// axi_dfm_v1_0
module axi_dfm_v1_0(
    input logic s_axi_aclk,
    input logic s_axi_aresetn,
    input  logic [31:0] s_axi_awaddr,
    input  logic        s_axi_awvalid,
    output logic        s_axi_awready,
    input  logic [31:0] s_axi_wdata,
    input  logic        s_axi_wvalid,
    output logic        s_axi_wready,
    output logic s_axi_bvalid,
    input  logic s_axi_bready,
    input  logic [31:0] s_axi_araddr,
    input  logic        s_axi_arvalid,
    output logic        s_axi_arready,
    output logic [31:0] s_axi_rdata,
    output logic        s_axi_rvalid,
    input  logic        s_axi_rready,
    input  logic signal_in,
    output logic signal_done
);
==> flow/config.mk <==
export PLATFORM = sky130hd
export DESIGN_NAME = axi_dfm_v1_0
export DESIGN_NICKNAME = axi_dfm_v1_0
export VERILOG_FILES = /design/flow/design.v
export SDC_FILE = /design/flow/constraint.sdc
export NUM_CORES = 4
export LEC_CHECK = 0
export CAP_MARGIN = 35
export CELL_PAD_IN_SITES_GLOBAL_PLACEMENT = 2
export CORE_MARGIN = 2
export CORE_UTILIZATION = 40
export CTS_CLUSTER_DIAMETER = 113
export CTS_CLUSTER_SIZE = 22
export GPL_ROUTABILITY_DRIVEN = 1
export GPL_TIMING_DRIVEN = 0
export MAX_ROUTING_LAYER = met4
export PLACE_DENSITY = 0.6
export SLEW_MARGIN = 35
export TNS_END_PERCENT = 70
==> flow/constraint.sdc <==
create_clock -name core_clock -period 3.2 [get_ports {s_axi_aclk}]
set_input_delay 0.6400 -clock core_clock [delete_from_list [all_inputs] [get_ports {s_axi_aclk}]]
set_output_delay 0.6400 -clock core_clock [all_outputs]
set_load 0.01 [all_outputs]
run.sh (not shown) runs the stock make flow with config.mk's settings and CLKGATE_MAP_FILE=.
The baseline produced a clean layout.
Next try:
- CAP_MARGIN: 35 -> 20
- CELL_PAD_IN_SITES_GLOBAL_PLACEMENT: 2 -> not set
- CORE_UTILIZATION: 40 -> 70
- CTS_CLUSTER_DIAMETER: 113 -> not set
- CTS_CLUSTER_SIZE: 22 -> 25
- GPL_ROUTABILITY_DRIVEN: 1 -> not set
- GPL_TIMING_DRIVEN: 0 -> not set
- MAX_ROUTING_LAYER: met4 -> not set
- SLEW_MARGIN: 35 -> 20
- TNS_END_PERCENT: 70 -> not set
- clock period: 3.2 -> 2.05 ns (I/O delays scaled with it)
The new run went through all stages and came out clean.
Hold slack gets better by 0.16 ns.
Worst setup slack loses 0.13 ns.
Utilization came out higher by 38 points.
Wire length went down by about 10%.
Sequential share of layout area shrinks by 1.7 points.
Non-clock buffer count decreases by 15.
Fmax grows by 50%.
Register-to-register slack loses 0.13 ns.
Power grows by 82%.
Next try:
- CORE_UTILIZATION: 70 -> 72
- CTS_CLUSTER_SIZE: 25 -> not set
- PLACE_DENSITY: 0.6 -> 0.78
- clock period: 2.05 -> 1.98 ns (I/O delays scaled with it)
- This time the run completed and failed the layout checks on setup timing
- clock-buffer cell count goes down by 4
- design area goes up by 0.84%
- power goes up by 5.8%
- sequential power goes up by about 4%
- maximum frequency goes down by 2.8%

Setup of JK:
Starting RTL as in the previous note.
make LEC_CHECK=0 ABC_AREA=0 CAP_MARGIN=20 CELL_PAD_IN_SITES_DETAIL_PLACEMENT=0 CORE_ASPECT_RATIO=0.63 CORE_MARGIN=2 CORE_UTILIZATION=40 CTS_CLUSTER_SIZE=83 SETUP_SLACK_MARGIN=0.89 SLEW_MARGIN=20 finish   # period 4.61 ns
Edits applied to the flow inputs when going from JK to MS:
Settings: MIN_ROUTING_LAYER newly set to met2; CTS_CLUSTER_SIZE changed from 83 to 59; GPL_TIMING_DRIVEN newly set to 0; CELL_PAD_IN_SITES_GLOBAL_PLACEMENT newly set to 3; CORE_ASPECT_RATIO changed from 0.63 to 0.56; PLACE_DENSITY_LB_ADDON newly set to 0.26; MAX_ROUTING_LAYER newly set to met4; CTS_CLUSTER_DIAMETER newly set to 28; ABC_AREA changed from 0 to 1; CELL_PAD_IN_SITES_DETAIL_PLACEMENT changed from 0 to 1; TNS_END_PERCENT newly set to 25; CORE_UTILIZATION changed from 40 to 53.
### Flow results
Among JK and MS, the run that stopped before the end is MS, and it is the only one.
MS did not finish; the tool stopped in global placement without I/O (3_1_place_gp_skip_io) with error FLW-0024.
Min number of different library cells in the post-synthesis netlist across MS and JK: MS
Relative to JK, synthesized cell count has gone up in MS.
Floorplan check, MS vs JK: die outline smaller in MS
The fraction of synthesized area in multiplexers of MS is lower than that of JK.
Relative to JK, the sequential-to-total area share from yosys stat of MS is lower by 2.4 points.
Effective utilization at floorplan came out higher on MS than on JK.
JK → MS: synthesized-area fraction occupied by adder cells closely matched the old numbers; number of core rows decreased by about 16% relative to the old numbers; chip area line of the yosys report increased by 1300 um^2 relative to the old numbers.
Edits applied to the flow inputs when going from MS to AL:
Settings: CORE_UTILIZATION changed from 53 to 40; ABC_AREA removed (was 1); PLACE_DENSITY_LB_ADDON removed (was 0.26); CTS_CLUSTER_SIZE removed (was 59); SETUP_SLACK_MARGIN removed (was 0.89); GPL_TIMING_DRIVEN removed (was 0); MIN_ROUTING_LAYER removed (was met2); CTS_CLUSTER_DIAMETER removed (was 28); MAX_ROUTING_LAYER removed (was met4); CORE_ASPECT_RATIO removed (was 0.56); CELL_PAD_IN_SITES_GLOBAL_PLACEMENT removed (was 3); TNS_END_PERCENT removed (was 25); CELL_PAD_IN_SITES_DETAIL_PLACEMENT removed (was 1); PLACE_DENSITY newly set to 0.6; the clock period (ns, I/O delays scaled along) changed from 4.61 to 5.0.
[summary]
- AL did not stop at any stage, and its layout met the timing, DRC and antenna checks.
- Compared to MS, AL was floorplanned on a bigger die.
- Synthesized cell count in AL is about 33% below MS.
- [compare] base=MS new=AL: post-synthesis mux area share went up, synthesized area went down.
- Delta(initial cell density of the core, AL - MS) < 0
#### Input delta (TR over AL)
Settings: swapping 40 for 72 in CORE_UTILIZATION; swapping 0.6 for 0.38 in PLACE_DENSITY; swapping 5.0 for 2.14 in the clock period (ns, I/O delays scaled along).
Notes after the runs:
From AL to TR, post-synth tally of flip-flops with integrated enable did not move at all. There was hardly any difference in aggregate global routing overflow between TR and AL. Diff AL -> TR: clock insertion delay at the later pin of the skew report decreased by 0.03 ns relative to the old numbers, total design power increased by 17 mW relative to the old numbers. Looking only at met3 layer usage reported by global route, and setting everything else aside, the higher value of TR and AL goes to TR. Compared with AL, TR shows internal power component that has gone up by more than 100%. TR vs. AL: power share of the clock group went down by 1.2 points. Going from AL to TR, the maximum fanout count along the critical path was found to have gone down by 1.

axi_dfm_v1_0 again, from the RTL that the note above started with.
Settings: LEC_CHECK=0, ABC_AREA=1, CAP_MARGIN=20, CORE_ASPECT_RATIO=0.72, CORE_MARGIN=2, CORE_UTILIZATION=72, CTS_CLUSTER_DIAMETER=399, CTS_CLUSTER_SIZE=99, PLACE_DENSITY=0.38, SETUP_SLACK_MARGIN=0.47, SLEW_MARGIN=20; clock period 1.97 ns.
The baseline stopped in 5_1_grt (DRT-9419).
Edit:
ABC_AREA = 0   (was 1)
CELL_PAD_IN_SITES_DETAIL_PLACEMENT = 0   (was not set)
CORE_ASPECT_RATIO = 0.63   (was 0.72)
CORE_UTILIZATION = 65   (was 72)
CTS_CLUSTER_DIAMETER = not set   (was 399)
CTS_CLUSTER_SIZE = 83   (was 99)
PLACE_DENSITY = not set   (was 0.38)
PLACE_DENSITY_LB_ADDON = 0.05   (was not set)
SETUP_SLACK_MARGIN = 0.5   (was 0.47)
After rerunning: With this change the flow produced a layout that fails on negative setup slack. Synthesized cell count falls by about 33%. Synthesized area came out lower by about 4.6%. Die area grows by about 5.6%.
Edit:
ABC_AREA = not set   (was 0)
CELL_PAD_IN_SITES_DETAIL_PLACEMENT = not set   (was 0)
CORE_ASPECT_RATIO = not set   (was 0.63)
CORE_UTILIZATION = 57   (was 65)
CTS_CLUSTER_SIZE = not set   (was 83)
PLACE_DENSITY = 0.6   (was not set)
PLACE_DENSITY_LB_ADDON = not set   (was 0.05)
SETUP_SLACK_MARGIN = not set   (was 0.5)
clock period = 2.0 ns   (was 1.97 ns; I/O delays follow)
What happened: The changed run produced a clean layout; synthesized cell count is unchanged; non-clock buffer count is lower by 126; sequential cell count stays the same; final cell count fell by 1.8%; utilization fell by 17 points; setup slack is better by 0.14 ns.
Edit:
CORE_UTILIZATION = 40   (was 57)
SETUP_SLACK_MARGIN = 0.62   (was not set)
clock period = 3.55 ns   (was 2.0 ns; I/O delays follow)
The new run completed without violations; routed wire length is lower by 5.8%; combinational power is lower by 52%; register-to-register slack improved by 0.92 ns; clock-buffer cell count is higher by 15; cell area is lower by 2.9%; worst hold slack got worse by 0.045 ns.
Edit:
ABC_AREA = 1   (was not set)
CORE_UTILIZATION = 72   (was 40)
CTS_CLUSTER_DIAMETER = 386   (was not set)
SETUP_SLACK_MARGIN = not set   (was 0.62)
clock period = 2.0 ns   (was 3.55 ns; I/O delays follow)
After rerunning: Setup slack gets worse by 0.69 ns; non-clock buffer count came out higher by 84; utilization came out higher by 38 points; area after synthesis came out higher by 4.8%; combinational power came out lower by 78%; wire length came out higher by 27%; clock-buffer cell count came out lower by 19.

Starting RTL as in the previous note.
## axi_dfm_v1_0
module axi_dfm_v1_0(
    input logic s_axi_aclk,
    input logic s_axi_aresetn,
    input  logic [31:0] s_axi_awaddr,
    input  logic        s_axi_awvalid,
    output logic        s_axi_awready,
    input  logic [31:0] s_axi_wdata,
    input  logic        s_axi_wvalid,
    output logic        s_axi_wready,
    output logic s_axi_bvalid,
    input  logic s_axi_bready,
    input  logic [31:0] s_axi_araddr,
    input  logic        s_axi_arvalid,
    output logic        s_axi_arready,
    output logic [31:0] s_axi_rdata,
    output logic        s_axi_rvalid,
    input  logic        s_axi_rready,
    input  logic signal_in,
    output logic signal_done
);
Settings: LEC_CHECK=0, ABC_AREA=0, CAP_MARGIN=0, CORE_MARGIN=2, CORE_UTILIZATION=72, CTS_CLUSTER_SIZE=14, HOLD_SLACK_MARGIN=-0.05, PLACE_DENSITY=0.64, SLEW_MARGIN=40; clock period 1.97 ns.
The baseline finished with negative setup slack left.
Then changed:
Settings changed: ABC_AREA 0 to default, CAP_MARGIN 0 to 20, CTS_CLUSTER_SIZE 14 to default, HOLD_SLACK_MARGIN -0.05 to -0.09, PLACE_DENSITY 0.64 to default, SLEW_MARGIN 40 to 20.
Clock period 1.97 ns to 3.04 ns, I/O delays scaled along.
After rerunning: The changed run produced a clean layout; utilization goes down by 5.1 points; synthesized area stays the same; count of clock-buffer cells in the layout climbs by 3; power is lower by about 40%; worst hold slack gains 0.13 ns; via count goes down by about 8%.
Then changed:
Settings changed: CORE_UTILIZATION 72 to 68, HOLD_SLACK_MARGIN -0.09 to default.
Clock period 3.04 ns to 3.71 ns, I/O delays scaled along.
What happened:
- The changed run produced a clean layout
- worst setup slack improved by 0.18 ns
- hold slack loses 0.0035 ns
- area after synthesis is unchanged
- first-iteration DRC count came out higher by about a fifth
Then changed:
Settings changed: CORE_UTILIZATION 68 to 65, PLACE_DENSITY from default to 0.6.
Clock period 3.71 ns to 2.52 ns, I/O delays scaled along.
With this change the flow completed, yet does not pass: negative hold slack.
Final cell count came out higher by 1.9%.
Via count decreases by 0.77%.
Register-to-register slack is worse by 0.80 ns.
Critical path depth does not change.
Die area climbs by 4.5%.
Clock power rose by about 40%.
Synthesized area stays the same.
Power and IR drop assume default switching activity.
